File: design/flow/run.sh
#!/bin/bash
# the make line also repeats each setting of config.mk as NAME=value (left out here)
make -C /OpenROAD-flow-scripts/flow DESIGN_CONFIG=/design/flow/config.mk WORK_HOME=/design/flow/orfs CLKGATE_MAP_FILE= finish
File: design/flow/config.mk
export PLATFORM = sky130hd
export DESIGN_NAME = top
export DESIGN_NICKNAME = top
export VERILOG_FILES = /design/flow/design.v
export SDC_FILE = /design/flow/constraint.sdc
export NUM_CORES = 4
export LEC_CHECK = 0
export CAP_MARGIN = 25
export CORE_MARGIN = 2
export CORE_UTILIZATION = 40
export CTS_CLUSTER_SIZE = 93
export MAX_ROUTING_LAYER = met4
export SETUP_SLACK_MARGIN = 2.36
export SLEW_MARGIN = 20
File: design/flow/constraint.sdc
create_clock -name core_clock -period 10.0 [get_ports {clk}]
set_input_delay 2.0000 -clock core_clock [delete_from_list [all_inputs] [get_ports {clk}]]
set_output_delay 2.0000 -clock core_clock [all_outputs]
set_load 0.01 [all_outputs]
File: design/flow/design.v
module controller #(
    parameter [19:0] IDLE_CYCLES = 20'd351832    
)(
    input logic clk, 
    input logic rst, 
    output logic load_sreg, 
    output logic transmit_pixel, 
    output logic [5:0] pixel, 
    output logic [4:0] frame,
    output logic idle
);
    localparam TRANSMIT_FRAME       = 1'b0;
    localparam IDLE                 = 1'b1;
    localparam [2:0] READ_CH_VALS   = 3'b001;
    localparam [2:0] LOAD_SREG      = 3'b010;
    localparam [2:0] TRANSMIT_PIXEL = 3'b100;
    localparam [8:0] TRANSMIT_CYCLES    = 9'd360;        
    logic state;
    logic next_state;
    logic [2:0] transmit_phase;
    logic [2:0] next_transmit_phase;
    logic [5:0] pixel_counter;
    logic [4:0] frame_counter;
    logic [8:0] transmit_counter;
    logic [19:0] idle_counter;
    logic transmit_pixel_done;
    logic idle_done;
    assign transmit_pixel_done = (transmit_counter == TRANSMIT_CYCLES - 1);
    assign idle_done = (idle_counter == IDLE_CYCLES - 1);
    always_ff @(negedge clk) begin
        if (rst) begin
            state <= TRANSMIT_FRAME;
            transmit_phase <= READ_CH_VALS;
        end
        else begin
            state <= next_state;
            transmit_phase <= next_transmit_phase;
        end
    end
    always_comb begin
        next_state = 1'bx;
        unique case (state)
            TRANSMIT_FRAME:
                if ((pixel_counter == 6'd0) && (transmit_pixel_done))
                    next_state = IDLE;
                else
                    next_state = TRANSMIT_FRAME;
            IDLE:
                if (idle_done)
                    next_state = TRANSMIT_FRAME;
                else
                    next_state = IDLE;
        endcase
    end
    always_comb begin
        next_transmit_phase = READ_CH_VALS;
        if (state == TRANSMIT_FRAME) begin
            case (transmit_phase)
                READ_CH_VALS:
                    next_transmit_phase = LOAD_SREG;
                LOAD_SREG:
                    next_transmit_phase = TRANSMIT_PIXEL;
                TRANSMIT_PIXEL:
                    next_transmit_phase = transmit_pixel_done ? READ_CH_VALS : TRANSMIT_PIXEL;
            endcase
        end
    end
    always_ff @(negedge clk) begin
        if (rst) begin
            pixel_counter <= 6'd63;
        end
        else if ((state == TRANSMIT_FRAME) && transmit_pixel_done) begin
            pixel_counter <= pixel_counter - 1;
        end
    end
    always_ff @(negedge clk) begin
        if (rst) begin
            frame_counter <= 5'd0;
        end
        else if (idle_done) begin
            frame_counter <= frame_counter + 1;
        end
    end
    always_ff @(negedge clk) begin
        if (rst) begin
            transmit_counter <= 9'd0;
        end
        else if (transmit_phase == TRANSMIT_PIXEL) begin
            transmit_counter <= transmit_counter + 1;
        end
        else begin
            transmit_counter <= 9'd0;
        end
    end
    always_ff @(negedge clk) begin
        if (rst) begin
            idle_counter <= 20'd0;
        end
        else if (state == IDLE) begin
            idle_counter <= idle_counter + 1;
        end
        else begin
            idle_counter <= 20'd0;
        end
    end
    assign pixel = pixel_counter;
    assign frame = frame_counter;
    assign load_sreg = (transmit_phase == LOAD_SREG);
    assign transmit_pixel = (transmit_phase == TRANSMIT_PIXEL);
    assign idle = (state == IDLE);
endmodule
module ws2812b(
    input logic clk, 
    input logic rst, 
    input logic serial_in, 
    input logic transmit, 
    output logic ws2812b_out, 
    output logic shift
);
    localparam IDLE = 1'b0;
    localparam TRANSMITTING = 1'b1;
    localparam T0_CYCLE_COUNT = 4'd5;
    localparam T1_CYCLE_COUNT = 4'd10;
    localparam MAX_CYCLE_COUNT = 4'd15;
    logic state;
    logic [3:0] cycle_count;
    logic bit_being_sent;
    always_ff @(posedge clk) begin
        if (rst) begin
            state <= IDLE;
            cycle_count <= 4'd0;
            bit_being_sent <= 1'b0;
        end
        else unique case (state)
            IDLE:
                if (transmit == 1'b1) begin
                    state <= TRANSMITTING;
                    cycle_count <= 4'd0;
                    bit_being_sent <= serial_in;
                end
            TRANSMITTING:
                if (transmit == 1'b0) begin
                    state <= IDLE;
                end
                else if (cycle_count == MAX_CYCLE_COUNT - 1) begin
                    cycle_count <= 4'd0;
                    bit_being_sent <= serial_in;
                end
                else begin
                    cycle_count <= cycle_count + 1;
                end
        endcase
    end
    always_comb begin
        if (state == TRANSMITTING)
            if (bit_being_sent == 1'b0)
                ws2812b_out = (cycle_count < T0_CYCLE_COUNT);
            else
                ws2812b_out = (cycle_count < T1_CYCLE_COUNT);
        else
            ws2812b_out = 1'b0;
    end
    assign shift = (state == TRANSMITTING) && (cycle_count == 4'd0);
endmodule
module game_of_life (
    input logic clk,
    input logic update,
    input logic [63:0] current_bits,
    output logic [63:0] next_bits
);
    localparam num_rows = 8;
    localparam num_cols = 8;
    int idx;
    int neighbors;
    logic alive;
    int neighbor_row;
    int neighbor_col;
    int nidx;
    always_ff @(posedge clk) begin
        if (update) begin
            for (int row = 0; row < num_rows; row++) begin
                for (int col = 0; col < num_cols; col++) begin
                    idx = row * num_cols + col;
                    neighbors = 0;
                    for (int delta_row = -1; delta_row <= 1; delta_row++) begin
                        for (int delta_col = -1; delta_col <= 1; delta_col++) begin
                            if (!(delta_row == 0 && delta_col == 0)) begin
                                neighbor_row = (row + delta_row + num_rows) % num_rows;
                                neighbor_col = (col + delta_col + num_cols) % num_cols;
                                nidx = neighbor_row * num_cols + neighbor_col;
                                if (current_bits[nidx])
                                    neighbors = neighbors + 1;
                            end
                        end
                    end
                    alive = current_bits[idx];
                    if (alive) begin
                        if ((neighbors == 2) || (neighbors == 3))
                            next_bits[idx] <= 1'b1;
                        else
                            next_bits[idx] <= 1'b0;
                    end
                    else begin
                        if (neighbors == 3)
                            next_bits[idx] <= 1'b1;
                        else
                            next_bits[idx] <= 1'b0;
                    end
                end
            end
        end
    end
endmodule
module top(
    input logic clk,
    input logic rst,
    input logic [63:0] init_r,
    input logic [63:0] init_g,
    input logic [63:0] init_b,
    output logic _48b,
    output logic _45a
);
    logic [5:0] pixel;
    logic [4:0] frame;
    logic [10:0] address;
    logic [23:0] shift_reg;
    logic load_sreg;
    logic transmit_pixel;
    logic shift;
    logic ws2812b_out;
    logic ctrl_idle;
    localparam clock_rate = 12000000;
    assign address = { 5'd0, pixel };
    logic [7:0] frame_buffer_R [0:63];
    logic [7:0] frame_buffer_G [0:63];
    logic [7:0] frame_buffer_B [0:63];
    ws2812b u_ws (
        .clk                (clk),
        .rst                (rst),
        .serial_in          (shift_reg[23]),
        .transmit           (transmit_pixel),
        .ws2812b_out        (ws2812b_out),
        .shift              (shift)
    );
    controller #(
        .IDLE_CYCLES        (20'd1000)
    ) u_ctrl (
        .clk                (clk),
        .rst                (rst),
        .load_sreg          (load_sreg),
        .transmit_pixel     (transmit_pixel),
        .pixel              (pixel),
        .frame              (frame),
        .idle               (ctrl_idle)
    );
    localparam UPDATE_CYCLES = 30000;
    localparam logic [7:0] BRIGHTNESS = 8'h05;
    logic [63:0] frame_bits_R, frame_bits_G, frame_bits_B;
    logic [63:0] next_bits_R, next_bits_G, next_bits_B;
    logic auto_update_sig;
    always_comb begin
        for (int i = 0; i < 64; i++) begin
            frame_bits_R[i] = frame_buffer_R[i];
            frame_bits_G[i] = frame_buffer_G[i];
            frame_bits_B[i] = frame_buffer_B[i];
        end
    end
    game_of_life u_gol_R (
        .clk            (clk),
        .update         (auto_update_sig),
        .current_bits   (frame_bits_R),
        .next_bits      (next_bits_R)
    );
    game_of_life u_gol_G (
        .clk            (clk),
        .update         (auto_update_sig),
        .current_bits   (frame_bits_G),
        .next_bits      (next_bits_G)
    );
    game_of_life u_gol_B (
        .clk            (clk),
        .update         (auto_update_sig),
        .current_bits   (frame_bits_B),
        .next_bits      (next_bits_B)
    );
    logic [$clog2(clock_rate) - 1:0] copy_counter;
    logic update_pending;
    always_ff @(posedge clk) begin
        if (rst) begin
            copy_counter <= 0;
            auto_update_sig <= 1'b0;
            update_pending <= 1'b0;
            for (int i = 0; i < 64; i++) begin
                frame_buffer_R[i] <= init_r[i] ? BRIGHTNESS : 8'h00;
                frame_buffer_G[i] <= init_g[i] ? BRIGHTNESS : 8'h00;
                frame_buffer_B[i] <= init_b[i] ? BRIGHTNESS : 8'h00;
            end
        end
        else begin
            if (UPDATE_CYCLES != 0) begin
                if (copy_counter == UPDATE_CYCLES - 1) begin
                    copy_counter <= 0;
                    auto_update_sig <= 1'b1;
                    update_pending <= 1'b1;
                end else begin
                    copy_counter <= copy_counter + 1;
                    auto_update_sig <= 1'b0;
                end
            end else begin
                auto_update_sig <= 1'b0;
            end
            if (update_pending && ctrl_idle && !auto_update_sig) begin
                update_pending <= 1'b0;
                for (int i = 0; i < 64; i++) begin
                    frame_buffer_R[i] <= next_bits_R[i] ? BRIGHTNESS : 8'h00;
                    frame_buffer_G[i] <= next_bits_G[i] ? BRIGHTNESS : 8'h00;
                    frame_buffer_B[i] <= next_bits_B[i] ? BRIGHTNESS : 8'h00;
                end
            end
        end
    end
    always_ff @(posedge clk) begin
        if (rst) begin
            shift_reg <= 24'd0;
        end
        else if (load_sreg) begin
            shift_reg <= { frame_buffer_G[address], frame_buffer_R[address], frame_buffer_B[address] };
        end
        else if (shift) begin
            shift_reg <= { shift_reg[22:0], 1'b0 };
        end
    end
    assign _48b = ws2812b_out;
    assign _45a = ~ws2812b_out;
endmodule
==> report_table.html, run 1 <==
<h3>Flow metrics</h3>
<table>
<tr><th>Metric</th><th>Value</th></tr>
<tr><th colspan="2">Synth</th></tr>
<tr><td>Multiplexer fraction of the synthesized cell area</td><td>0.0604</td></tr>
<tr><td>Proportion of synthesized chip area in sequential cells</td><td>0.129</td></tr>
<tr><td>Library cell with the largest summed area after synthesis</td><td>sky130_fd_sc_hd__ha_1</td></tr>
<tr><td>Simple-Gate Fraction of Synth Area</td><td>0.214</td></tr>
<tr><td>Share of the synthesized area in the top cell type</td><td>0.163</td></tr>
<tr><td>Count of cell types in the netlist</td><td>100</td></tr>
<tr><td>Synthesized instance count</td><td>12700</td></tr>
<tr><td>Synth top area cells</td><td>sky130_fd_sc_hd__ha_1, sky130_fd_sc_hd__edfxtp_1, sky130_fd_sc_hd__xnor2_1</td></tr>
<tr><td>Post-synthesis adder-cell area fraction</td><td>0.163</td></tr>
<tr><td>Primary FF master, synth</td><td>sky130_fd_sc_hd__edfxtp_1</td></tr>
<tr><td>Leading cell type by number of instances after synthesis</td><td>sky130_fd_sc_hd__nand2_1</td></tr>
<tr><td>Main logic family after synthesis</td><td>XOR/XNOR gates</td></tr>
<tr><td>Fraction of registers with async set/reset</td><td>0</td></tr>
<tr><td>Net count after synthesis</td><td>14300</td></tr>
<tr><td>Yosys warning tally</td><td>7</td></tr>
<tr><td>List of most frequent post-synthesis cells</td><td>sky130_fd_sc_hd__nand2_1, sky130_fd_sc_hd__ha_1, sky130_fd_sc_hd__xnor2_1, sky130_fd_sc_hd__nor2_1, sky130_fd_sc_hd__xor2_1</td></tr>
<tr><td>Combined area of all synthesized cells</td><td>104000 um^2</td></tr>
<tr><td>Mean area per synthesized cell</td><td>8.17 um^2</td></tr>
<tr><td>Aoi share</td><td>0.160</td></tr>
<tr><td>Chip area from the yosys synthesis statistics</td><td>104000 um^2</td></tr>
<tr><td>Total cells reported by yosys after synthesis</td><td>12700</td></tr>
<tr><td>Synthesized-area fraction occupied by xor and xnor cells</td><td>0.225</td></tr>
<tr><td>Number of storage elements in the synthesis netlist</td><td>479</td></tr>
<tr><td>Count of flip-flops with a built-in enable after synthesis</td><td>between 300 and 400</td></tr>
<tr><th colspan="2">Power and ir drop</th></tr>
<tr><td>Switching portion of total power</td><td>0.451</td></tr>
<tr><td>PwrDens</td><td>148 nW/um^2</td></tr>
<tr><td>Power consumed by combinational cells</td><td>about 0.011 W</td></tr>
<tr><td>Worst ir drop on vdd</td><td>0.000120 V</td></tr>
<tr><td>Clock network fraction of design power</td><td>0.179</td></tr>
<tr><td>Register share of total power</td><td>0.141</td></tr>
<tr><td>Net switching component of the power</td><td>about 0.0075 W</td></tr>
<tr><td>Leakage dissipation</td><td>46.5 nW</td></tr>
<tr><td>Combinational fraction of design power</td><td>0.680</td></tr>
<tr><td>Clk. pwr</td><td>0.00298 W</td></tr>
<tr><td>Internal power component</td><td>0.00915 W</td></tr>
<tr><td>Sequential group power</td><td>0.00236 W</td></tr>
<tr><td>Top pwr grp</td><td>combinational logic</td></tr>
<tr><th colspan="2">GRT</th></tr>
<tr><td>Antenna violations before repair</td><td>20</td></tr>
<tr><td>Via count of the first global-routing pass</td><td>85000</td></tr>
<tr><td>Global-route wire length before repair</td><td>485000 um</td></tr>
<tr><td>Maximum number of pins on one net before global-route repair</td><td>between 80 and 90</td></tr>
<tr><td>Global route overflow</td><td>0</td></tr>
<tr><td>Global router's overall resource usage</td><td>0.236</td></tr>
<tr><th colspan="2">Critical path</th></tr>
<tr><td>Register-to-register path setup slack</td><td>roughly 2.5 ns</td></tr>
<tr><td>Worst reg2reg path startpoint</td><td>u_ctrl.pixel_counter[0]</td></tr>
<tr><td>Number of cells on the worst reg-to-reg path</td><td>9</td></tr>
<tr><td>Arrival time at the worst endpoint</td><td>8.17 ns</td></tr>
<tr><td>Kind of cell adding the most delay to the critical path</td><td>AND-OR/OR-AND gates</td></tr>
<tr><td>Delay of the slowest cell on the worst path</td><td>0.45 ns</td></tr>
<tr><td>Number of buffer and inverter stages on the critical path</td><td>2</td></tr>
<tr><td>Kind of end point of the critical path</td><td>flip-flop</td></tr>
<tr><td>Slowest-stage cell, CP</td><td>sky130_fd_sc_hd__a222oi_1</td></tr>
<tr><td>Critical path origin</td><td>u_ctrl.pixel_counter[0]</td></tr>
<tr><td>Worst Setup EP</td><td>shift_reg[8]</td></tr>
<tr><td>Top cell by count, worst path</td><td>sky130_fd_sc_hd__a222oi_1</td></tr>
<tr><td>Max Fanout on Critical Path</td><td>12</td></tr>
<tr><td>Stages on the worst setup path</td><td>9</td></tr>
<tr><td>Kind of launch point of the worst setup path</td><td>flip-flop</td></tr>
<tr><td>Cell breakdown of the critical path</td><td>clkinvlp_4, ha_4, buf_6, a222oi_1, o22ai_1, a22o_1, a222oi_1, a41oi_2, o21bai_1</td></tr>
<tr><td>Critical path start-end classification</td><td>flip-flop to flip-flop</td></tr>
<tr><td>Crit path required time</td><td>10.62 ns</td></tr>
<tr><td>Reg2Reg Capture Point</td><td>shift_reg[8]</td></tr>
<tr><th colspan="2">Cells and area</th></tr>
<tr><td>Nets</td><td>roughly 14000</td></tr>
<tr><td>Number of filler cells placed in the layout</td><td>25800</td></tr>
<tr><td>Area used by multi-input combinational logic</td><td>85600 um^2</td></tr>
<tr><td>Storage element area</td><td>~13000 um^2</td></tr>
<tr><td>Area growth from synthesis to layout</td><td>8.11%</td></tr>
<tr><th colspan="2">Floorplanning</th></tr>
<tr><td>Width of the chip</td><td>514 um</td></tr>
<tr><td>IO Count</td><td>196</td></tr>
<tr><td>Overall die height</td><td>514 um</td></tr>
<tr><td>Initial core utilization</td><td>0.401</td></tr>
<tr><td>Row count</td><td>187</td></tr>
<tr><td>Die area</td><td>around 260000 um^2</td></tr>
<tr><td>Area of the core region</td><td>259000 um^2</td></tr>
<tr><th colspan="2">Clock network</th></tr>
<tr><td>CTS max path bufs</td><td>3</td></tr>
<tr><td>Root buffer selected by CTS</td><td>sky130_fd_sc_hd__clkbuf_16</td></tr>
<tr><td>Insertion delay at the late pin of the worst-skew pair</td><td>0.77 ns</td></tr>
<tr><td>Number of buffers inserted by hold repair at cts</td><td>0</td></tr>
<tr><td>Level count of the clock H-tree</td><td>3</td></tr>
<tr><td>Reg clk slew, reported paths</td><td>0.06 ns</td></tr>
<tr><td>Total clock sinks</td><td>479</td></tr>
<tr><td>Clock tree from TritonCTS</td><td>built</td></tr>
<tr><td>Total clock buffers created by CTS</td><td>between 70 and 80</td></tr>
<tr><th colspan="2">Routing</th></tr>
<tr><td>Vias</td><td>92900</td></tr>
<tr><td>Via density per instance</td><td>5.79</td></tr>
<tr><td>Starting DRT DRC Count</td><td>6616</td></tr>
<tr><td>First-pass DRT Iterations</td><td>6</td></tr>
<tr><td>Total routed wire length on the met1 layer</td><td>148000 um</td></tr>
<tr><td>Avg WL per Cell</td><td>around 20 um</td></tr>
<tr><td>Post-Route WL</td><td>316000 um</td></tr>
<tr><td>Highest routed metal layer</td><td>met4</td></tr>
<tr><td>Met3 Routed Length</td><td>~16000 um</td></tr>
<tr><td>Antenna Nets Post-Route</td><td>0</td></tr>
<tr><td>Amount of wire on met2 after detailed routing</td><td>around 140000 um</td></tr>
<tr><td>Count of unresolved DRC violations after routing</td><td>0</td></tr>
<tr><th colspan="2">STA</th></tr>
<tr><td>Unrepaired setup endpoints after global routing</td><td>no</td></tr>
<tr><td>Clock tree skew after final layout</td><td>0.0606 ns</td></tr>
<tr><td>Hold Fails Final Rpt</td><td>0</td></tr>
<tr><td>Worst setup margin</td><td>2.45 ns</td></tr>
<tr><td>Worst hold slack across all endpoints</td><td>0.420 ns</td></tr>
<tr><td>Final setup violation count</td><td>0</td></tr>
<tr><td>Worst rel slew slack</td><td>0.277</td></tr>
<tr><td>Slew at the pin with the worst max-slew slack</td><td>1.09 ns</td></tr>
<tr><td>Final tally of max-slew violations</td><td>0</td></tr>
<tr><th colspan="2">Job</th></tr>
<tr><td># Max-Cap Violations</td><td>0</td></tr>
<tr><td>Count of tool warnings</td><td>roughly 260</td></tr>
<tr><th colspan="2">Outcome</th></tr>
<tr><td>Status</td><td>no timing/DRC/antenna violations</td></tr>
<tr><th colspan="2">Hold path</th></tr>
<tr><td>Depth of the worst hold-timing path</td><td>1</td></tr>
<tr><td>Worst min-delay path startpoint</td><td>u_ctrl.transmit_phase[0]</td></tr>
<tr><td>Hold EP</td><td>u_ctrl.transmit_phase[2]</td></tr>
<tr><td>Worst hold-check path type</td><td>flip-flop to flip-flop</td></tr>
<tr><th colspan="2">Placed design</th></tr>
<tr><td>Global placement routability congestion</td><td>0.908</td></tr>
<tr><td>PortBufs</td><td>195</td></tr>
<tr><td>Post-placement worst setup slack</td><td>1.64 ns</td></tr>
<tr><td>Detailed-placement wirelength estimate</td><td>227000 um</td></tr>
</table>
==> layout make-up <==
cell class	instances	share of cell area
Multi-Input combinational cell	10900	0.762
Antenna cell	10	0.000223
Sequential cell	479	0.120
Clock inverter	76	0.00546
Inverter	621	0.0208
Tap cell	3402	0.0379
Timing Repair Buffer	453	0.0353
Clock buffer	96	0.0187
==> stage by stage <==
step / std cells / instance area, um^2 / util / TNS (ns) / power, W
3_3_place_gp: 15800 / 109000 / 0.422 / 0 / 0.0135
5_1_grt: 16000 / 112000 / 0.434 / 0 / 0.0183
4_1_cts: 16000 / 112000 / 0.433 / 0 / 0.0167
2_1_floorplan: 12700 / 104000 / - / -970.49 / 0.0116
3_5_place_dp: 15800 / 109000 / 0.422 / 0 / 0.0136
6_report: 16000 / 112000 / 0.434 / 0 / 0.0167
==> layer usage <==
layer	vias up	GRT usage
li1	45800	-
met1	44500	0.312
met2	2192	0.386
met3	371	0.0239
met4	0	0.0591
met5	-	-
==> repair_timing <==
action / in CTS / in global routing
setup endpoints to repair: 6 / 20
gates resized: 21 / 15
buffers inserted: 6 / 15
pin swaps: 4 / 8
==> run 2: changes to the inputs <==
- CAP_MARGIN: 25 -> 20
- CTS_CLUSTER_SIZE: 93 -> not set
- MAX_ROUTING_LAYER: met4 -> not set
- SETUP_SLACK_MARGIN: 2.36 -> not set
- clock period: 10.0 -> 8.63 ns (I/O delays scaled with it)
==> run 2 against run 1 <==
Compared with the run above:
- still clean
- sequential power increased by 16%
- die size stayed put
- final area fell by 0.39%
- routed wire length shrank 0.65%
- worst setup slack got worse by 1.3 ns
- non-clock buffer count down 20
- register-to-register slack worse by 1.3 ns
- critical path depth stayed put
- first-iteration DRC count rose by 3.2%
- sequential share of layout area barely moved
- largest cell class unchanged
==> report_table.html, run 2 <==
<h3>Flow metrics</h3>
<table>
<tr><th>Metric</th><th>Value</th></tr>
<tr><th colspan="2">Outcome</th></tr>
<tr><td>Status</td><td>no timing/DRC/antenna violations</td></tr>
<tr><th colspan="2">Critical path</th></tr>
<tr><td>Crit path required time</td><td>9.19 ns (-1.43 ns)</td></tr>
<tr><td>Slowest-stage cell, CP</td><td>sky130_fd_sc_hd__ha_2</td></tr>
<tr><td>Worst Setup EP</td><td>shift_reg[16]</td></tr>
<tr><td>Reg2Reg Capture Point</td><td>shift_reg[16]</td></tr>
<tr><td>Kind of end point of the critical path</td><td>flip-flop</td></tr>
<tr><td>Worst reg2reg path startpoint</td><td>u_ctrl.pixel_counter[1]</td></tr>
<tr><td>Number of cells on the worst reg-to-reg path</td><td>9 (unchanged)</td></tr>
<tr><td>Register-to-register path setup slack</td><td>1.15 ns (-1.30 ns)</td></tr>
<tr><td>Kind of launch point of the worst setup path</td><td>flip-flop</td></tr>
<tr><td>Delay of the slowest cell on the worst path</td><td>0.69 ns (+0.24 ns)</td></tr>
<tr><td>Critical path origin</td><td>u_ctrl.pixel_counter[1]</td></tr>
<tr><td>Critical path start-end classification</td><td>flip-flop to flip-flop</td></tr>
<tr><td>Number of buffer and inverter stages on the critical path</td><td>1 (-1)</td></tr>
<tr><td>Kind of cell adding the most delay to the critical path</td><td>simple AND/OR/NAND/NOR gates</td></tr>
<tr><td>Arrival time at the worst endpoint</td><td>8.04 ns (-0.13 ns)</td></tr>
<tr><td>Cell breakdown of the critical path</td><td>inv_1, ha_2, nor2b_1, o21ai_0, a311oi_1, a21oi_1, nand3_1, nor4bb_1, nor4_1</td></tr>
<tr><td>Max Fanout on Critical Path</td><td>34 (+22)</td></tr>
<tr><td>Stages on the worst setup path</td><td>9 (unchanged)</td></tr>
<tr><th colspan="2">Power and ir drop</th></tr>
<tr><td>Clock network fraction of design power</td><td>0.175 (-0.004)</td></tr>
<tr><td>PwrDens</td><td>172 nW/um^2 (+16%)</td></tr>
<tr><td>Worst ir drop on vdd</td><td>0.000160 V (+33%)</td></tr>
<tr><td>Internal power component</td><td>0.0106 W (+15%)</td></tr>
<tr><td>Top pwr grp</td><td>combinational logic</td></tr>
<tr><td>Switching portion of total power</td><td>0.451 (-0.000551)</td></tr>
<tr><td>Register share of total power</td><td>0.143 (+0.002)</td></tr>
<tr><td>Clk. pwr</td><td>0.00336 W (+13%)</td></tr>
<tr><td>Leakage dissipation</td><td>46.3 nW (-0.38%)</td></tr>
<tr><td>Net switching component of the power</td><td>0.00866 W (+15%)</td></tr>
<tr><td>Sequential group power</td><td>0.00274 W (+16%)</td></tr>
<tr><td>Combinational fraction of design power</td><td>0.682 (+0.002)</td></tr>
<tr><td>Power consumed by combinational cells</td><td>0.0131 W (+20%)</td></tr>
<tr><th colspan="2">Floorplanning</th></tr>
<tr><td>IO Count</td><td>196 (unchanged)</td></tr>
<tr><td>Row count</td><td>187 (unchanged)</td></tr>
<tr><td>Die area</td><td>264000 um^2 (unchanged)</td></tr>
<tr><td>Width of the chip</td><td>514 um (unchanged)</td></tr>
<tr><td>Initial core utilization</td><td>0.401 (unchanged)</td></tr>
<tr><td>Overall die height</td><td>514 um (unchanged)</td></tr>
<tr><td>Area of the core region</td><td>259000 um^2 (unchanged)</td></tr>
<tr><th colspan="2">GRT</th></tr>
<tr><td>Global-route wire length before repair</td><td>485000 um (about the same)</td></tr>
<tr><td>Global router's overall resource usage</td><td>0.230 (-0.00662)</td></tr>
<tr><td>Maximum number of pins on one net before global-route repair</td><td>103 (+18%)</td></tr>
<tr><td>Global route overflow</td><td>0 (unchanged)</td></tr>
<tr><td>Via count of the first global-routing pass</td><td>84800 (-0.16%)</td></tr>
<tr><td>Antenna violations before repair</td><td>15 (-25%)</td></tr>
<tr><th colspan="2">Clock network</th></tr>
<tr><td>CTS max path bufs</td><td>3 (unchanged)</td></tr>
<tr><td>Root buffer selected by CTS</td><td>sky130_fd_sc_hd__clkbuf_16</td></tr>
<tr><td>Clock tree from TritonCTS</td><td>built</td></tr>
<tr><td>Total clock buffers created by CTS</td><td>75 (-1.3%)</td></tr>
<tr><td>Post-cts repair resize count</td><td>0 (-100%)</td></tr>
<tr><td>Level count of the clock H-tree</td><td>3 (unchanged)</td></tr>
<tr><td>Reg clk slew, reported paths</td><td>0.07 ns (about the same)</td></tr>
<tr><td>Insertion delay at the late pin of the worst-skew pair</td><td>0.73 ns (-0.04 ns)</td></tr>
<tr><td>Number of buffers inserted by hold repair at cts</td><td>0 (unchanged)</td></tr>
<tr><td>Total clock sinks</td><td>479 (unchanged)</td></tr>
<tr><td># Post-CTS Setup Buffers</td><td>0 (-6)</td></tr>
<tr><th colspan="2">STA</th></tr>
<tr><td>Clock tree skew after final layout</td><td>0.0463 ns (-0.0143 ns)</td></tr>
<tr><td>Worst hold slack across all endpoints</td><td>0.426 ns (+0.00654 ns)</td></tr>
<tr><td>Post-route setup TNS</td><td>0 ns (unchanged)</td></tr>
<tr><td>Hold Fails Final Rpt</td><td>0 (unchanged)</td></tr>
<tr><td>Worst setup margin</td><td>1.15 ns (-1.30 ns)</td></tr>
<tr><td>Slew at the pin with the worst max-slew slack</td><td>1.26 ns (+0.170 ns)</td></tr>
<tr><td>Unrepaired setup endpoints after global routing</td><td>no</td></tr>
<tr><td>Worst rel slew slack</td><td>0.142 (-0.135)</td></tr>
<tr><td>Final tally of max-slew violations</td><td>0 (unchanged)</td></tr>
<tr><td>Final setup violation count</td><td>0 (unchanged)</td></tr>
<tr><th colspan="2">Placed design</th></tr>
<tr><td>Post-placement worst setup slack</td><td>1.19 ns (-0.455 ns)</td></tr>
<tr><td>Global placement routability congestion</td><td>0.880 (-3.1%)</td></tr>
<tr><td>Detailed-placement wirelength estimate</td><td>226000 um (-0.45%)</td></tr>
<tr><td>PortBufs</td><td>195 (unchanged)</td></tr>
<tr><td>Area after DPL</td><td>109000 um^2 (about the same)</td></tr>
<tr><th colspan="2">Synth</th></tr>
<tr><td>Aoi share</td><td>0.160 (unchanged)</td></tr>
<tr><td>Fraction of registers with async set/reset</td><td>0 (unchanged)</td></tr>
<tr><td>Number of storage elements in the synthesis netlist</td><td>479 (unchanged)</td></tr>
<tr><td>Synth top area cells</td><td>sky130_fd_sc_hd__ha_1, sky130_fd_sc_hd__edfxtp_1, sky130_fd_sc_hd__xnor2_1</td></tr>
<tr><td>Total cells reported by yosys after synthesis</td><td>12700 (unchanged)</td></tr>
<tr><td>Multiplexer fraction of the synthesized cell area</td><td>0.0604 (unchanged)</td></tr>
<tr><td>Yosys warning tally</td><td>7 (unchanged)</td></tr>
<tr><td>Primary FF master, synth</td><td>sky130_fd_sc_hd__edfxtp_1</td></tr>
<tr><td>Leading cell type by number of instances after synthesis</td><td>sky130_fd_sc_hd__nand2_1</td></tr>
<tr><td>Simple-Gate Fraction of Synth Area</td><td>0.214 (unchanged)</td></tr>
<tr><td>Chip area from the yosys synthesis statistics</td><td>104000 um^2 (unchanged)</td></tr>
<tr><td>Library cell with the largest summed area after synthesis</td><td>sky130_fd_sc_hd__ha_1</td></tr>
<tr><td>Count of flip-flops with a built-in enable after synthesis</td><td>384 (unchanged)</td></tr>
<tr><td>Proportion of synthesized chip area in sequential cells</td><td>0.129 (unchanged)</td></tr>
<tr><td>Share of the synthesized area in the top cell type</td><td>0.163 (unchanged)</td></tr>
<tr><td>Synthesized-area fraction occupied by xor and xnor cells</td><td>0.225 (unchanged)</td></tr>
<tr><td>Post-synthesis adder-cell area fraction</td><td>0.163 (unchanged)</td></tr>
<tr><td>Synthesized instance count</td><td>12700 (unchanged)</td></tr>
<tr><td>Count of cell types in the netlist</td><td>100 (unchanged)</td></tr>
<tr><td>List of most frequent post-synthesis cells</td><td>sky130_fd_sc_hd__nand2_1, sky130_fd_sc_hd__ha_1, sky130_fd_sc_hd__xnor2_1, sky130_fd_sc_hd__nor2_1, sky130_fd_sc_hd__xor2_1</td></tr>
<tr><td>Main logic family after synthesis</td><td>XOR/XNOR gates</td></tr>
<tr><td>Combined area of all synthesized cells</td><td>104000 um^2 (unchanged)</td></tr>
<tr><td>Net count after synthesis</td><td>14300 (unchanged)</td></tr>
<tr><td>Mean area per synthesized cell</td><td>8.17 um^2 (unchanged)</td></tr>
<tr><th colspan="2">Routing</th></tr>
<tr><td>Post-Route WL</td><td>314000 um (-0.65%)</td></tr>
<tr><td>Vias</td><td>92200 (-0.75%)</td></tr>
<tr><td>First-pass DRT Iterations</td><td>6 (unchanged)</td></tr>
<tr><td>Avg WL per Cell</td><td>19.6 um (-0.53%)</td></tr>
<tr><td>Count of unresolved DRC violations after routing</td><td>0 (unchanged)</td></tr>
<tr><td>Starting DRT DRC Count</td><td>6826 (+3.2%)</td></tr>
<tr><td>Antenna Nets Post-Route</td><td>0 (unchanged)</td></tr>
<tr><td>Via density per instance</td><td>5.75 (-0.64%)</td></tr>
<tr><th colspan="2">Cells and area</th></tr>
<tr><td>Nets</td><td>14100 (-0.15%)</td></tr>
<tr><td>Number of filler cells placed in the layout</td><td>25700 (-0.32%)</td></tr>
<tr><td>Final standard cell area without fillers</td><td>112000 um^2 (-0.39%)</td></tr>
<tr><td>Area growth from synthesis to layout</td><td>7.68%</td></tr>
<tr><th colspan="2">Job</th></tr>
<tr><td>Count of tool warnings</td><td>265 (+1.1%)</td></tr>
<tr><td># Max-Cap Violations</td><td>0 (unchanged)</td></tr>
<tr><th colspan="2">Hold path</th></tr>
<tr><td>Depth of the worst hold-timing path</td><td>1 (unchanged)</td></tr>
<tr><td>Worst hold-check path type</td><td>flip-flop to flip-flop</td></tr>
<tr><td>Hold EP</td><td>u_ctrl.transmit_phase[2]</td></tr>
<tr><td>Worst min-delay path startpoint</td><td>u_ctrl.transmit_phase[0]</td></tr>
</table>
-- run 2: routing by layer --
metal  share of wire  vias to the layer above  track usage  wire length (um)
met4           0.033                        6       0.0689             10200
met5         0.00013                        -            0                42
met3           0.052                      377       0.0220             16400
met1            0.47                    43900        0.316            147000
li1                -                    45700            -                 -
met2            0.45                     2238        0.378            140000
-- run 2: area by class of cell --
type	instances	area [um^2]	area share
Clock buffer	93	2030	0.0181
Inverter	621	2330	0.0208
Tap cell	3402	4260	0.0380
Multi-Input combinational cell	10900	85400	0.763
Clock inverter	83	626	0.00559
Antenna cell	7	17.5	0.000157
Timing Repair Buffer	433	3770	0.0337
Sequential cell	479	13400	0.120
-- run 2: stage by stage --
| stage | power (W) | instances | utilization |
|---|---|---|---|
| final | 0.0192 | 16000 | 0.432 |
| after global routing | 0.0212 | 16000 | 0.432 |
| after CTS | 0.0193 | 16000 | 0.432 |
| after detailed placement | 0.0158 | 15800 | 0.422 |
| after global placement | 0.0156 | 15800 | 0.422 |
| after floorplan | 0.0134 | 12700 | - |
==> run 3: changes to the inputs <==
- CELL_PAD_IN_SITES_DETAIL_PLACEMENT: not set -> 2
- CORE_ASPECT_RATIO: not set -> 1.84
- CORE_MARGIN: 2 -> 5
- CORE_UTILIZATION: 40 -> 47
- CTS_CLUSTER_SIZE: not set -> 53
- GPL_ROUTABILITY_DRIVEN: not set -> 0
- HOLD_SLACK_MARGIN: not set -> 0.15
- MAX_ROUTING_LAYER: not set -> met4
- MIN_ROUTING_LAYER: not set -> met2
- PLACE_DENSITY: not set -> 0.89
- TNS_END_PERCENT: not set -> 10
- clock period: 8.63 -> 5.11 ns (I/O delays scaled with it)
==> run 3 against run 2 <==
Compared with the run above:
- the flow now stops in 3_5_place_dp
- area after synthesis unchanged
- die size down 12%
- synthesized cell count is the same
==> report_table.html, run 3 <==
<h3>Run summary</h3>
<table>
<tr><th>Metric</th><th>Value</th></tr>
<tr><th colspan="2">Outcome</th></tr>
<tr><td>Status</td><td>aborted with a tool error</td></tr>
<tr><td>Stage at which the run stopped</td><td>3_5_place_dp</td></tr>
<tr><td>Error message</td><td>[ERROR DPL-0033] detailed placement checks failed during check placement.</td></tr>
<tr><th colspan="2">Placed design</th></tr>
<tr><td>PortBufs</td><td>195 (unchanged)</td></tr>
<tr><th colspan="2">Floorplanning</th></tr>
<tr><td>Die area</td><td>231000 um^2 (-12%)</td></tr>
<tr><td>Row count</td><td>234 (+25%)</td></tr>
<tr><td>Initial core utilization</td><td>0.471 (+0.0702)</td></tr>
<tr><td>IO Count</td><td>196 (unchanged)</td></tr>
<tr><td>Overall die height</td><td>648 um (+26%)</td></tr>
<tr><td>Area of the core region</td><td>220000 um^2 (-15%)</td></tr>
<tr><td>Width of the chip</td><td>357 um (-31%)</td></tr>
<tr><th colspan="2">Synth</th></tr>
<tr><td>Combined area of all synthesized cells</td><td>104000 um^2 (unchanged)</td></tr>
<tr><td>Synthesized instance count</td><td>12700 (unchanged)</td></tr>
<tr><td>Total cells reported by yosys after synthesis</td><td>12700 (unchanged)</td></tr>
<tr><td>Main logic family after synthesis</td><td>XOR/XNOR gates</td></tr>
<tr><td>Post-synthesis adder-cell area fraction</td><td>0.163 (unchanged)</td></tr>
<tr><td>Library cell with the largest summed area after synthesis</td><td>sky130_fd_sc_hd__ha_1</td></tr>
<tr><td>Chip area from the yosys synthesis statistics</td><td>104000 um^2 (unchanged)</td></tr>
<tr><td>Number of storage elements in the synthesis netlist</td><td>479 (unchanged)</td></tr>
<tr><td>Simple-Gate Fraction of Synth Area</td><td>0.214 (unchanged)</td></tr>
<tr><td>Fraction of registers with async set/reset</td><td>0 (unchanged)</td></tr>
<tr><td>Count of flip-flops with a built-in enable after synthesis</td><td>384 (unchanged)</td></tr>
<tr><td>List of most frequent post-synthesis cells</td><td>sky130_fd_sc_hd__nand2_1, sky130_fd_sc_hd__ha_1, sky130_fd_sc_hd__xnor2_1, sky130_fd_sc_hd__nor2_1, sky130_fd_sc_hd__xor2_1</td></tr>
<tr><td>Yosys warning tally</td><td>7 (unchanged)</td></tr>
<tr><td>Count of cell types in the netlist</td><td>100 (unchanged)</td></tr>
<tr><td>Leading cell type by number of instances after synthesis</td><td>sky130_fd_sc_hd__nand2_1</td></tr>
<tr><td>Aoi share</td><td>0.160 (unchanged)</td></tr>
<tr><td>Proportion of synthesized chip area in sequential cells</td><td>0.129 (unchanged)</td></tr>
<tr><td>Mean area per synthesized cell</td><td>8.17 um^2 (unchanged)</td></tr>
<tr><td>Net count after synthesis</td><td>14300 (unchanged)</td></tr>
<tr><td>Multiplexer fraction of the synthesized cell area</td><td>0.0604 (unchanged)</td></tr>
<tr><td>Primary FF master, synth</td><td>sky130_fd_sc_hd__edfxtp_1</td></tr>
<tr><td>Synth top area cells</td><td>sky130_fd_sc_hd__ha_1, sky130_fd_sc_hd__edfxtp_1, sky130_fd_sc_hd__xnor2_1</td></tr>
<tr><td>Share of the synthesized area in the top cell type</td><td>0.163 (unchanged)</td></tr>
<tr><td>Synthesized-area fraction occupied by xor and xnor cells</td><td>0.225 (unchanged)</td></tr>
</table>
run 3: stage by stage:
stage | hold WS, ns | power, W
3_3_place_gp | 0.411 | 0.0261
2_1_floorplan | 0.406 | 0.0226
==> run 4: changes to the inputs <==
- CAP_MARGIN: 20 -> 35
- CELL_PAD_IN_SITES_DETAIL_PLACEMENT: 2 -> 1
- CELL_PAD_IN_SITES_GLOBAL_PLACEMENT: not set -> 2
- CORE_ASPECT_RATIO: 1.84 -> not set
- CORE_MARGIN: 5 -> 2
- CORE_UTILIZATION: 47 -> 49
- CTS_CLUSTER_SIZE: 53 -> not set
- GPL_ROUTABILITY_DRIVEN: 0 -> not set
- HOLD_SLACK_MARGIN: 0.15 -> not set
- MAX_ROUTING_LAYER: met4 -> met5
- MIN_ROUTING_LAYER: met2 -> not set
- PLACE_DENSITY: 0.89 -> not set
- PLACE_DENSITY_LB_ADDON: not set -> 0.04
- SETUP_SLACK_MARGIN: not set -> -0.4
- TNS_END_PERCENT: 10 -> 50
- clock period: 5.11 -> 8.06 ns (I/O delays scaled with it)
==> run 4 against run 3 <==
Compared with the run above:
- die size fell by 6.6%
- area after synthesis did not move
- the run now finishes clean
- synthesized cell count did not move
==> report_table.html, run 4 <==
<h3>Flow metrics</h3>
<table>
<tr><th>Metric</th><th>Value</th></tr>
<tr><th colspan="2">Routing</th></tr>
<tr><td>First-pass DRT Iterations</td><td>5</td></tr>
<tr><td>Vias</td><td>97500</td></tr>
<tr><td>Via density per instance</td><td>6.30</td></tr>
<tr><td>Count of unresolved DRC violations after routing</td><td>0</td></tr>
<tr><td>Avg WL per Cell</td><td>23.7 um</td></tr>
<tr><td>Starting DRT DRC Count</td><td>just under 6000</td></tr>
<tr><td>Post-Route WL</td><td>367000 um</td></tr>
<tr><td>Antenna Nets Post-Route</td><td>0</td></tr>
<tr><th colspan="2">Clock network</th></tr>
<tr><td>Number of buffers inserted by hold repair at cts</td><td>0</td></tr>
<tr><td>CTS max path bufs</td><td>3</td></tr>
<tr><td>Insertion delay at the late pin of the worst-skew pair</td><td>0.73 ns</td></tr>
<tr><td>Reg clk slew, reported paths</td><td>0.06 ns</td></tr>
<tr><td>Total clock sinks</td><td>479</td></tr>
<tr><td>Level count of the clock H-tree</td><td>3</td></tr>
<tr><td>Root buffer selected by CTS</td><td>sky130_fd_sc_hd__clkbuf_16</td></tr>
<tr><td>Total clock buffers created by CTS</td><td>between 70 and 80</td></tr>
<tr><td>Post-cts repair resize count</td><td>0</td></tr>
<tr><td># Post-CTS Setup Buffers</td><td>0</td></tr>
<tr><td>Clock tree from TritonCTS</td><td>built</td></tr>
<tr><th colspan="2">Synth</th></tr>
<tr><td>Library cell with the largest summed area after synthesis</td><td>sky130_fd_sc_hd__ha_1</td></tr>
<tr><td>Number of storage elements in the synthesis netlist</td><td>479 (unchanged)</td></tr>
<tr><td>Mean area per synthesized cell</td><td>8.17 um^2 (unchanged)</td></tr>
<tr><td>Net count after synthesis</td><td>14300 (unchanged)</td></tr>
<tr><td>Synth top area cells</td><td>sky130_fd_sc_hd__ha_1, sky130_fd_sc_hd__edfxtp_1, sky130_fd_sc_hd__xnor2_1</td></tr>
<tr><td>Count of cell types in the netlist</td><td>100 (unchanged)</td></tr>
<tr><td>Leading cell type by number of instances after synthesis</td><td>sky130_fd_sc_hd__nand2_1</td></tr>
<tr><td>Post-synthesis adder-cell area fraction</td><td>0.163 (unchanged)</td></tr>
<tr><td>Synthesized instance count</td><td>12700 (unchanged)</td></tr>
<tr><td>Proportion of synthesized chip area in sequential cells</td><td>0.129 (unchanged)</td></tr>
<tr><td>Simple-Gate Fraction of Synth Area</td><td>0.214 (unchanged)</td></tr>
<tr><td>Total cells reported by yosys after synthesis</td><td>12700 (unchanged)</td></tr>
<tr><td>Primary FF master, synth</td><td>sky130_fd_sc_hd__edfxtp_1</td></tr>
<tr><td>Chip area from the yosys synthesis statistics</td><td>104000 um^2 (unchanged)</td></tr>
<tr><td>Yosys warning tally</td><td>7 (unchanged)</td></tr>
<tr><td>Fraction of registers with async set/reset</td><td>0 (unchanged)</td></tr>
<tr><td>List of most frequent post-synthesis cells</td><td>sky130_fd_sc_hd__nand2_1, sky130_fd_sc_hd__ha_1, sky130_fd_sc_hd__xnor2_1, sky130_fd_sc_hd__nor2_1, sky130_fd_sc_hd__xor2_1</td></tr>
<tr><td>Count of flip-flops with a built-in enable after synthesis</td><td>384 (unchanged)</td></tr>
<tr><td>Aoi share</td><td>0.160 (unchanged)</td></tr>
<tr><td>Multiplexer fraction of the synthesized cell area</td><td>0.0604 (unchanged)</td></tr>
<tr><td>Share of the synthesized area in the top cell type</td><td>0.163 (unchanged)</td></tr>
<tr><td>Combined area of all synthesized cells</td><td>104000 um^2 (unchanged)</td></tr>
<tr><td>Synthesized-area fraction occupied by xor and xnor cells</td><td>0.225 (unchanged)</td></tr>
<tr><td>Main logic family after synthesis</td><td>XOR/XNOR gates</td></tr>
<tr><th colspan="2">Hold path</th></tr>
<tr><td>Worst min-delay path startpoint</td><td>u_ctrl.idle_counter[0]</td></tr>
<tr><td>Worst hold-check path type</td><td>flip-flop to flip-flop</td></tr>
<tr><td>Depth of the worst hold-timing path</td><td>1</td></tr>
<tr><td>Hold EP</td><td>u_ctrl.idle_counter[0]</td></tr>
<tr><th colspan="2">GRT</th></tr>
<tr><td>Antenna violations before repair</td><td>18</td></tr>
<tr><td>Maximum number of pins on one net before global-route repair</td><td>102</td></tr>
<tr><td>Global-route wire length before repair</td><td>570000 um</td></tr>
<tr><td>Global router's overall resource usage</td><td>0.329</td></tr>
<tr><td>Via count of the first global-routing pass</td><td>102000</td></tr>
<tr><td>Global route overflow</td><td>0</td></tr>
<tr><th colspan="2">Power and ir drop</th></tr>
<tr><td>Post-layout power</td><td>0.0214 W</td></tr>
<tr><td>Leakage dissipation</td><td>46.6 nW</td></tr>
<tr><td>Top pwr grp</td><td>combinational logic</td></tr>
<tr><td>Clock network fraction of design power</td><td>0.174</td></tr>
<tr><td>Register share of total power</td><td>0.138</td></tr>
<tr><td>Worst ir drop on vdd</td><td>0.000160 V</td></tr>
<tr><td>Combinational fraction of design power</td><td>0.688</td></tr>
<tr><td>Switching portion of total power</td><td>0.464</td></tr>
<tr><td>Power consumed by combinational cells</td><td>about 0.015 W</td></tr>
<tr><td>Internal power component</td><td>0.0115 W</td></tr>
<tr><td>Net switching component of the power</td><td>roughly 0.0099 W</td></tr>
<tr><td>PwrDens</td><td>192 nW/um^2</td></tr>
<tr><td>Clk. pwr</td><td>about 0.0037 W</td></tr>
<tr><td>Sequential group power</td><td>between 0.002 and 0.003 W</td></tr>
<tr><th colspan="2">STA</th></tr>
<tr><td>Unrepaired setup endpoints after global routing</td><td>no</td></tr>
<tr><td>Post-route setup TNS</td><td>0 ns</td></tr>
<tr><td>Final tally of max-slew violations</td><td>0</td></tr>
<tr><td>Clock tree skew after final layout</td><td>0.0412 ns</td></tr>
<tr><td>Worst rel slew slack</td><td>0.337</td></tr>
<tr><td>Hold Fails Final Rpt</td><td>0</td></tr>
<tr><td>Slew at the pin with the worst max-slew slack</td><td>0.994 ns</td></tr>
<tr><td>Final setup violation count</td><td>0</td></tr>
<tr><th colspan="2">Critical path</th></tr>
<tr><td>Critical path origin</td><td>u_ctrl.pixel_counter[0]</td></tr>
<tr><td>Number of cells on the worst reg-to-reg path</td><td>10</td></tr>
<tr><td>Critical path start-end classification</td><td>flip-flop to flip-flop</td></tr>
<tr><td>Kind of cell adding the most delay to the critical path</td><td>AND-OR/OR-AND gates</td></tr>
<tr><td>Max Fanout on Critical Path</td><td>21</td></tr>
<tr><td>Slowest-stage cell, CP</td><td>sky130_fd_sc_hd__a2111oi_0</td></tr>
<tr><td>Arrival time at the worst endpoint</td><td>7.96 ns</td></tr>
<tr><td>Crit path required time</td><td>about 8.7 ns</td></tr>
<tr><td>Number of buffer and inverter stages on the critical path</td><td>2</td></tr>
<tr><td>Kind of end point of the critical path</td><td>flip-flop</td></tr>
<tr><td>Delay of the slowest cell on the worst path</td><td>0.77 ns</td></tr>
<tr><td>Worst Setup EP</td><td>shift_reg[10]</td></tr>
<tr><td>Register-to-register path setup slack</td><td>0.74 ns</td></tr>
<tr><td>Stages on the worst setup path</td><td>10</td></tr>
<tr><td>Cell breakdown of the critical path</td><td>inv_1, ha_2, buf_4, nand2b_1, a21o_1, a31oi_1, a2111oi_0, nand4_1, a41oi_1, o21bai_1</td></tr>
<tr><td>Worst reg2reg path startpoint</td><td>u_ctrl.pixel_counter[0]</td></tr>
<tr><td>Kind of launch point of the worst setup path</td><td>flip-flop</td></tr>
<tr><td>Reg2Reg Capture Point</td><td>shift_reg[10]</td></tr>
<tr><th colspan="2">Job</th></tr>
<tr><td>Count of tool warnings</td><td>265</td></tr>
<tr><td># Max-Cap Violations</td><td>0</td></tr>
<tr><th colspan="2">Floorplanning</th></tr>
<tr><td>IO Count</td><td>196 (unchanged)</td></tr>
<tr><td>Width of the chip</td><td>465 um (+30%)</td></tr>
<tr><td>Overall die height</td><td>465 um (-28%)</td></tr>
<tr><td>Area of the core region</td><td>211000 um^2 (-4.1%)</td></tr>
<tr><td>Die area</td><td>216000 um^2 (-6.6%)</td></tr>
<tr><td>Initial core utilization</td><td>0.491 (+0.0201)</td></tr>
<tr><td>Row count</td><td>169 (-28%)</td></tr>
<tr><th colspan="2">Cells and area</th></tr>
<tr><td>Number of filler cells placed in the layout</td><td>roughly 25000</td></tr>
<tr><td>Nets</td><td>about 14000</td></tr>
<tr><td>Final standard cell area without fillers</td><td>112000 um^2</td></tr>
<tr><td>Area growth from synthesis to layout</td><td>7.41%</td></tr>
<tr><th colspan="2">Placed design</th></tr>
<tr><td>Detailed-placement wirelength estimate</td><td>274000 um</td></tr>
<tr><td>Global placement routability congestion</td><td>0.900</td></tr>
<tr><td>Area after DPL</td><td>109000 um^2</td></tr>
<tr><td>PortBufs</td><td>195 (unchanged)</td></tr>
<tr><th colspan="2">Outcome</th></tr>
<tr><td>Status</td><td>no timing/DRC/antenna violations</td></tr>
</table>
-- run 4: per-stage QoR --
stage	util	setup WS, ns	hold slack (ns)	instances
after floorplan	-	-6.00	0.406	12700
after global placement	0.514	0.815	0.417	15300
after detailed placement	0.515	0.738	0.430	15300
after CTS	0.527	0.760	0.446	15500
after global routing	0.528	0.564	0.447	15500
final	0.528	0.739	0.442	15500
-- run 4: final cells by class --
type                    count  area (um^2)  share of cell area
multi-input cells       10900        85400               0.765
flip-flops and latches    479        13400               0.120
repair buffers            467         4180              0.0374
well taps                2821         3530              0.0316
inverters                 621         2330              0.0209
clock buffers              95         2120              0.0190
clock inverters            76          564             0.00506
diodes                      8         20.0            0.000179
-- run 4: routing by layer --
metal | part of all wire | wire length (um) | GRT usage | vias up
li1 | - | - | - | 45700
met1 | 0.44 | 163000 | 0.423 | 49100
met4 | 0.038 | 13900 | 0.118 | 4
met3 | 0.045 | 16700 | 0.0320 | 552
met2 | 0.47 | 173000 | 0.568 | 2112
met5 | 0.000074 | 27 | 0 | -
==> run 5: changes to the inputs <==
- CAP_MARGIN: 35 -> 20
- CELL_PAD_IN_SITES_DETAIL_PLACEMENT: 1 -> not set
- CELL_PAD_IN_SITES_GLOBAL_PLACEMENT: 2 -> not set
- CORE_UTILIZATION: 49 -> 72
- MAX_ROUTING_LAYER: met5 -> not set
- PLACE_DENSITY_LB_ADDON: 0.04 -> 0.26
- SETUP_SLACK_MARGIN: -0.4 -> 0.57
- TNS_END_PERCENT: 50 -> not set
- clock period: 8.06 -> 5.13 ns (I/O delays scaled with it)
==> run 5 against run 4 <==
Compared with the run above:
- now fails the layout checks on setup timing
- die size shrank 32%
- power grew 75%
- largest cell class unchanged
- routed wire length grew 2.7%
- critical path type unchanged
- via count grew 11%
- first-iteration DRC count grew 140%
- worst hold slack lost 0.00060 ns
- count of clock-buffer cells in the layout shrank 13
- sequential cell count is the same
- synthesized cell count is the same
- clock skew grew 0.029 ns
- non-clock buffer count grew 725
- critical endpoint is now u_gol_G.next_bits[37]
- worst setup slack lost 1.2 ns
==> report_table.html, run 5 <==
<h3>Flow metrics</h3>
<table>
<tr><th>Metric</th><th>Value</th></tr>
<tr><th colspan="2">Outcome</th></tr>
<tr><td>Status</td><td>complete, but fails checks</td></tr>
<tr><td>Checks failing in the layout checks</td><td>setup timing</td></tr>
<tr><th colspan="2">Synth</th></tr>
<tr><td>Proportion of synthesized chip area in sequential cells</td><td>0.129 (unchanged)</td></tr>
<tr><td>Number of storage elements in the synthesis netlist</td><td>479 (unchanged)</td></tr>
<tr><td>Chip area from the yosys synthesis statistics</td><td>104000 um^2 (unchanged)</td></tr>
<tr><td>Synthesized instance count</td><td>12700 (unchanged)</td></tr>
<tr><td>Fraction of registers with async set/reset</td><td>0 (unchanged)</td></tr>
<tr><td>Simple-Gate Fraction of Synth Area</td><td>0.214 (unchanged)</td></tr>
<tr><td>Primary FF master, synth</td><td>sky130_fd_sc_hd__edfxtp_1</td></tr>
<tr><td>Yosys warning tally</td><td>7 (unchanged)</td></tr>
<tr><td>Total cells reported by yosys after synthesis</td><td>12700 (unchanged)</td></tr>
<tr><td>Count of cell types in the netlist</td><td>100 (unchanged)</td></tr>
<tr><td>Net count after synthesis</td><td>14300 (unchanged)</td></tr>
<tr><td>Aoi share</td><td>0.160 (unchanged)</td></tr>
<tr><td>Post-synthesis adder-cell area fraction</td><td>0.163 (unchanged)</td></tr>
<tr><td>Share of the synthesized area in the top cell type</td><td>0.163 (unchanged)</td></tr>
<tr><td>Synthesized-area fraction occupied by xor and xnor cells</td><td>0.225 (unchanged)</td></tr>
<tr><td>Mean area per synthesized cell</td><td>8.17 um^2 (unchanged)</td></tr>
<tr><td>Library cell with the largest summed area after synthesis</td><td>sky130_fd_sc_hd__ha_1</td></tr>
<tr><td>Combined area of all synthesized cells</td><td>104000 um^2 (unchanged)</td></tr>
<tr><td>Main logic family after synthesis</td><td>XOR/XNOR gates</td></tr>
<tr><td>Leading cell type by number of instances after synthesis</td><td>sky130_fd_sc_hd__nand2_1</td></tr>
<tr><td>Synth top area cells</td><td>sky130_fd_sc_hd__ha_1, sky130_fd_sc_hd__edfxtp_1, sky130_fd_sc_hd__xnor2_1</td></tr>
<tr><td>Multiplexer fraction of the synthesized cell area</td><td>0.0604 (unchanged)</td></tr>
<tr><td>List of most frequent post-synthesis cells</td><td>sky130_fd_sc_hd__nand2_1, sky130_fd_sc_hd__ha_1, sky130_fd_sc_hd__xnor2_1, sky130_fd_sc_hd__nor2_1, sky130_fd_sc_hd__xor2_1</td></tr>
<tr><td>Count of flip-flops with a built-in enable after synthesis</td><td>384 (unchanged)</td></tr>
<tr><th colspan="2">Job</th></tr>
<tr><td># Max-Cap Violations</td><td>0 (unchanged)</td></tr>
<tr><td>Count of tool warnings</td><td>264 (-0.38%)</td></tr>
<tr><th colspan="2">Floorplanning</th></tr>
<tr><td>Width of the chip</td><td>384 um (-17%)</td></tr>
<tr><td>Initial core utilization</td><td>0.724 (+0.233)</td></tr>
<tr><td>Die area</td><td>147000 um^2 (-32%)</td></tr>
<tr><td>IO Count</td><td>196 (unchanged)</td></tr>
<tr><td>Area of the core region</td><td>143000 um^2 (-32%)</td></tr>
<tr><td>Overall die height</td><td>384 um (-17%)</td></tr>
<tr><td>Row count</td><td>139 (-18%)</td></tr>
<tr><th colspan="2">Clock network</th></tr>
<tr><td>Level count of the clock H-tree</td><td>3 (unchanged)</td></tr>
<tr><td>Reg clk slew, reported paths</td><td>0.07 ns (about the same)</td></tr>
<tr><td>Clock tree from TritonCTS</td><td>built</td></tr>
<tr><td>Total clock sinks</td><td>479 (unchanged)</td></tr>
<tr><td>Insertion delay at the late pin of the worst-skew pair</td><td>0.76 ns (+0.03 ns)</td></tr>
<tr><td>Total clock buffers created by CTS</td><td>72 (-4.0%)</td></tr>
<tr><td>Root buffer selected by CTS</td><td>sky130_fd_sc_hd__clkbuf_16</td></tr>
<tr><td>CTS max path bufs</td><td>3 (unchanged)</td></tr>
<tr><th colspan="2">Hold path</th></tr>
<tr><td>Depth of the worst hold-timing path</td><td>1 (unchanged)</td></tr>
<tr><td>Worst min-delay path startpoint</td><td>u_ctrl.idle_counter[0]</td></tr>
<tr><td>Worst hold-check path type</td><td>flip-flop to flip-flop</td></tr>
<tr><td>Hold EP</td><td>u_ctrl.idle_counter[0]</td></tr>
<tr><th colspan="2">Power and ir drop</th></tr>
<tr><td>Worst ir drop on vdd</td><td>0.000492 V (+210%)</td></tr>
<tr><td>PwrDens</td><td>304 nW/um^2 (+59%)</td></tr>
<tr><td>Clock network fraction of design power</td><td>0.159 (-0.015)</td></tr>
<tr><td>Switching portion of total power</td><td>0.468 (+0.00310)</td></tr>
<tr><td>Sequential group power</td><td>0.00467 W (+58%)</td></tr>
<tr><td>Net switching component of the power</td><td>0.0175 W (+76%)</td></tr>
<tr><td>Top pwr grp</td><td>combinational logic</td></tr>
<tr><td>Clk. pwr</td><td>0.00593 W (+60%)</td></tr>
<tr><td>Post-layout power</td><td>0.0373 W (+75%)</td></tr>
<tr><td>Internal power component</td><td>0.0199 W (+74%)</td></tr>
<tr><td>Leakage dissipation</td><td>51.4 nW (+10%)</td></tr>
<tr><td>Register share of total power</td><td>0.125 (-0.013)</td></tr>
<tr><td>Combinational fraction of design power</td><td>0.716 (+0.028)</td></tr>
<tr><td>Power consumed by combinational cells</td><td>0.0267 W (+82%)</td></tr>
<tr><th colspan="2">STA</th></tr>
<tr><td>Final setup violation count</td><td>2 (+2)</td></tr>
<tr><td>Worst rel slew slack</td><td>0.213 (-0.124)</td></tr>
<tr><td>Clock tree skew after final layout</td><td>0.0704 ns (+0.0292 ns)</td></tr>
<tr><td>Unrepaired setup endpoints after global routing</td><td>yes</td></tr>
<tr><td>Slew at the pin with the worst max-slew slack</td><td>1.18 ns (+0.186 ns)</td></tr>
<tr><td>Period utilisation layout</td><td>1.10</td></tr>
<tr><td>Post-route setup TNS</td><td>-0.614 ns (-0.614 ns)</td></tr>
<tr><td>Maximum clock rate</td><td>177 MHz</td></tr>
<tr><td>Worst setup margin</td><td>-0.507 ns (-1.25 ns)</td></tr>
<tr><td>Final tally of max-slew violations</td><td>0 (unchanged)</td></tr>
<tr><td>Clock period minus worst slack</td><td>approximately 5.6 ns</td></tr>
<tr><td>Hold Fails Final Rpt</td><td>0 (unchanged)</td></tr>
<tr><td>Worst hold slack across all endpoints</td><td>0.441 ns (-0.000596 ns)</td></tr>
<tr><th colspan="2">Cells and area</th></tr>
<tr><td>Nets</td><td>14900 (+5.1%)</td></tr>
<tr><td>Final standard cell area without fillers</td><td>123000 um^2 (+10%)</td></tr>
<tr><td>Area growth from synthesis to layout</td><td>18.1%</td></tr>
<tr><td>Number of filler cells placed in the layout</td><td>7598 (-70%)</td></tr>
<tr><td>Area used by multi-input combinational logic</td><td>90800 um^2 (+6.3%)</td></tr>
<tr><td>Storage element area</td><td>13500 um^2 (+0.11%)</td></tr>
<tr><th colspan="2">Critical path</th></tr>
<tr><td>Top cell by count, worst path</td><td>sky130_fd_sc_hd__ha_1</td></tr>
<tr><td>Reg2Reg Capture Point</td><td>u_gol_G.next_bits[37]</td></tr>
<tr><td>Delay of the slowest cell on the worst path</td><td>0.63 ns (-0.14 ns)</td></tr>
<tr><td>Slowest-stage cell, CP</td><td>sky130_fd_sc_hd__edfxtp_1</td></tr>
<tr><td>Max Fanout on Critical Path</td><td>10 (-52%)</td></tr>
<tr><td>Worst reg2reg path startpoint</td><td>frame_buffer_G[28][0]</td></tr>
<tr><td>Kind of launch point of the worst setup path</td><td>flip-flop</td></tr>
<tr><td>Number of cells on the worst reg-to-reg path</td><td>20 (+10)</td></tr>
<tr><td>Critical path origin</td><td>frame_buffer_G[28][0]</td></tr>
<tr><td>Critical path start-end classification</td><td>flip-flop to flip-flop</td></tr>
<tr><td>Kind of cell adding the most delay to the critical path</td><td>adder cells</td></tr>
<tr><td>Crit path required time</td><td>5.75 ns (-2.95 ns)</td></tr>
<tr><td>Cell breakdown of the critical path</td><td>inv_2, buf_4, ha_1, xor2_1, ha_1, nor2b_1, a31oi_1, ha_1, a21oi_1, inv_1, ha_1, o22a_1, ha_1, mux2_2, ha_1, nand2_1, nand3_1, o21ai_0, a32o_1, o211a_1</td></tr>
<tr><td>Worst Setup EP</td><td>u_gol_G.next_bits[37]</td></tr>
<tr><td>Stages on the worst setup path</td><td>20 (+10)</td></tr>
<tr><td>Number of buffer and inverter stages on the critical path</td><td>3 (+1)</td></tr>
<tr><td>Arrival time at the worst endpoint</td><td>6.26 ns (-1.70 ns)</td></tr>
<tr><td>Kind of end point of the critical path</td><td>flip-flop</td></tr>
<tr><td>Register-to-register path setup slack</td><td>-0.51 ns (-1.25 ns)</td></tr>
<tr><th colspan="2">Routing</th></tr>
<tr><td>Vias</td><td>108000 (+11%)</td></tr>
<tr><td>Avg WL per Cell</td><td>24.7 um (+4.0%)</td></tr>
<tr><td>Starting DRT DRC Count</td><td>13700 (+140%)</td></tr>
<tr><td>First-pass DRT Iterations</td><td>10 (+5)</td></tr>
<tr><td>Via density per instance</td><td>7.09 (+13%)</td></tr>
<tr><td>Count of unresolved DRC violations after routing</td><td>0 (unchanged)</td></tr>
<tr><td>Post-Route WL</td><td>377000 um (+2.7%)</td></tr>
<tr><td>Antenna Nets Post-Route</td><td>0 (unchanged)</td></tr>
<tr><th colspan="2">Placed design</th></tr>
<tr><td>Detailed-placement wirelength estimate</td><td>242000 um (-12%)</td></tr>
<tr><td>Post-placement worst setup slack</td><td>0.0314 ns (-0.707 ns)</td></tr>
<tr><td>Area after DPL</td><td>110000 um^2 (+1.3%)</td></tr>
<tr><td>PortBufs</td><td>195 (unchanged)</td></tr>
<tr><td>Global placement routability congestion</td><td>0.973 (+8.1%)</td></tr>
<tr><th colspan="2">GRT</th></tr>
<tr><td>Via count of the first global-routing pass</td><td>103000 (+0.78%)</td></tr>
<tr><td>Global route overflow</td><td>0 (unchanged)</td></tr>
<tr><td>Global-route wire length before repair</td><td>526000 um (-7.8%)</td></tr>
<tr><td>Antenna violations before repair</td><td>21 (+3)</td></tr>
<tr><td>Global router's overall resource usage</td><td>0.438 (+0.109)</td></tr>
<tr><td>Maximum number of pins on one net before global-route repair</td><td>61 (-40%)</td></tr>
</table>
[run 5: cell type report]
type                            count  area share
Tap cell                         1903      0.0194
Multi-Input combinational cell  10900       0.740
Clock buffer                       82      0.0155
Timing Repair Buffer             1192      0.0880
Inverter                          621      0.0213
Clock inverter                     88     0.00665
Sequential cell                   479       0.110
Antenna cell                        4   0.0000815
[run 5: metrics by stage]
step,cells,utilization
CTS,15000,0.815
global route,15300,0.856
global placement,14600,0.768
detailed placement,14600,0.768
floorplan,12700,-
finish,15300,0.856
[run 5: per-layer routing]
layer  share of wire  wire [um]  up-vias  global-route usage
met5         0.00047        178        -                   0
met3            0.13      48700     2623              0.0845
met1            0.34     130000    50600               0.521
li1                -          -    47300                   -
met2            0.44     165000     7749               0.716
met4           0.089      33400       26               0.297
[run 5: what timing repair did]
item | in CTS | in global routing
pin swaps | 92 | 242
setup endpoints to repair | 151 | 195
resized | 420 | 788
gates cloned | 4 | 13
buffers inserted | 251 | 235
hold buffers | 0 | 0
Power is estimated from default activity; no workload was simulated.
